## run 1
## alu16
module alu16(CK, reset, start, instruction, inputR1, inputR2, outputR, busy, done);
Size: about 2,600 cells after synthesis, about 56 I/O pins, roughly 0.020 sq mm of cells after synthesis.
export LEC_CHECK = 0
export ABC_AREA = 1
export CAP_MARGIN = 20
export CELL_PAD_IN_SITES_DETAIL_PLACEMENT = 0
export CELL_PAD_IN_SITES_GLOBAL_PLACEMENT = 1
export CORE_ASPECT_RATIO = 1.55
export CORE_MARGIN = 5
export CORE_UTILIZATION = 58
export CTS_CLUSTER_SIZE = 56
export GPL_ROUTABILITY_DRIVEN = 0
export HOLD_SLACK_MARGIN = 0.16
export MAX_ROUTING_LAYER = met4
export MIN_ROUTING_LAYER = met1
export PLACE_DENSITY_LB_ADDON = 0.19
export SETUP_SLACK_MARGIN = 1.36
export SLEW_MARGIN = 35
export TNS_END_PERCENT = 40
create_clock -name core_clock -period 11.1 [get_ports {CK}]
run.sh (not shown) runs the stock make flow with config.mk's settings and CLKGATE_MAP_FILE=.
Per the final summary, run 1 finished and its layout is clean on timing, DRC and antenna.
Edits applied to the flow inputs when going from run 1 to run 2:
- a change of CORE_UTILIZATION from 58 to 37
- a deleted PLACE_DENSITY_LB_ADDON that had been 0.19
- a deleted HOLD_SLACK_MARGIN that had been 0.16
- a deleted CORE_ASPECT_RATIO that had been 1.55
- a deleted CELL_PAD_IN_SITES_DETAIL_PLACEMENT that had been 0
- a deleted ABC_AREA that had been 1
- a deleted TNS_END_PERCENT that had been 40
- a deleted MAX_ROUTING_LAYER that had been met4
- a deleted GPL_ROUTABILITY_DRIVEN that had been 0
- a change of SLEW_MARGIN from 35 to 20
- a change of CORE_MARGIN from 5 to 2
- a deleted CELL_PAD_IN_SITES_GLOBAL_PLACEMENT that had been 1
- a deleted SETUP_SLACK_MARGIN that had been 1.36
- a deleted CTS_CLUSTER_SIZE that had been 56
- a deleted MIN_ROUTING_LAYER that had been met1
- a change of the clock period (ns, I/O delays scaled along) from 11.1 to 7.37
==> results <==
Run 2 finished every stage and its layout cleared the timing, design-rule and antenna checks.
Run 2 vs run 1: first-pass GRT wire length down by a little under 10%
Sequential share of layout area came out lower on run 2 than on run 1.
Power, run 1 and run 2, higher one = run 2.
Later-pin clock latency in the skew report: run 2 > run 1
Overall die height: run 2 < run 1
Diff run 1 -> run 2: post-synthesis async set-or-reset flop share barely changed, least setup slack across all paths after layout has decreased, final area increased 6.1%.
What run 3 does differently from run 2 at the input level:
- a change of SLEW_MARGIN from 20 to 30
- a change of CORE_UTILIZATION from 37 to 65
- a change of the clock period (ns, I/O delays scaled along) from 7.37 to 6.24
## What came out
- Compared with run 2, in run 3 clock network area share shows a reduction of 1.1 points; detailed-placement wirelength estimate fell by 1.8%; power in combinational cells now larger.
- Diff run 2 -> run 3 | final total power | increase of 0.00095 W
- A uppermost metal layer occupied by signal nets of met5 is what run 3 shows, while met4 belongs to run 2.
- No crash in run 3: every stage finished, but the layout fails its final checks due to negative setup slack.
- Per the comparison of run 3 with run 2, synthesized cell count now sits at about the same level, share of the clock period used by the worst path after layout went up by 8.8 points.
- Delta(die area, run 3 - run 2) < 0
- Going from run 2 to run 3, the utilization was found to have gone up by 40 points.
- When the final numbers for run 2 and run 3 were put side by side, the final area turned out to be smaller in run 2.
The inputs of run 4 differ from those of run 3 as listed below.
- SLEW_MARGIN now 20, was 30
- CTS_CLUSTER_SIZE now 14, previously not set
- CORE_UTILIZATION now 70, was 65
- the clock period (ns, I/O delays scaled along) now 5.51, was 6.24
Findings:
- What ended run 4 was a tool error in global routing (5_1_grt); the run never finished.
- Although run 3 finished all stages, its layout failed final checks on negative setup slack.
- Deepest clock path buffer count came out exactly the same in run 4 and run 3.
- Share of the core filled by cells before placement, run 4 and run 3: higher on run 4
- Run 4 vs run 3 on chip area: run 4 is the lower one.
- Worst setup slack after placement was higher in the run labelled run 3.
- In the flow results for run 4 and run 3, the buffer count from post-CTS setup fixing is larger on run 4.
- From run 4 to run 3, total number of H-tree levels did not move at all.
- From run 4 to run 3, number of cells produced by synthesis did not move at all.
- In the flow results for run 4 and run 3, the final weighted congestion of routability-driven global placement is larger on run 4.
#### Input delta (run 5 over run 4)
- CORE_UTILIZATION changed from 70 to 66
- CTS_CLUSTER_SIZE removed (was 14)
- SETUP_SLACK_MARGIN newly set to -0.13
- the clock period (ns, I/O delays scaled along) changed from 5.51 to 6.18
Findings:
Run 5 ends up with a floorplan core density that is 4.3 points lower than in run 4.
Run 5: all stages done; final checks FAILED (negative setup slack).
What ended run 4 was a tool error in global routing (5_1_grt); the run never finished.
Total die size delta for run 5 relative to run 4: about 6% higher
For post-synth tally of flip-flops with integrated enable, run 5 and run 4 come out practically identical.
Between run 5 and run 4, the area of the mapped netlist does not differ in any meaningful way.
#### Input delta (run 6 over run 5)
- removing SETUP_SLACK_MARGIN (formerly -0.13)
- changing CORE_UTILIZATION from 66 to 40
- changing the clock period (ns, I/O delays scaled along) from 6.18 to 7.5
### Flow results
Run 6 | stages: all done | timing, DRC, antenna: all pass
Run 6 has total length of routed wires below what run 5 had.
Taking run 5 as the reference, in run 6 fraction of area in non-clock buffers has decreased, cell area moved down, total length of routed met3 wires fell 5000 um, wire length of the first global-routing pass lower.
Relative to run 5, the combinational power measured on run 6 has decreased by more than a quarter.
A topmost layer with routed signal wires of met4 is what run 6 shows, while met5 belongs to run 5.
Of run 6 and run 5, the run reporting the lower post-synthesis to final-layout area growth was run 6.
The critical path endpoint comes out div.reminder[4] in one run and div.m1[30] in the other, namely in run 6 and run 5 respectively.
Summary: total power, run 6 better than run 5
| global-route track usage on met2 | run 6 vs run 5 | 30 points lower |
No activity file was given, so power comes from the tool's default toggle rates.
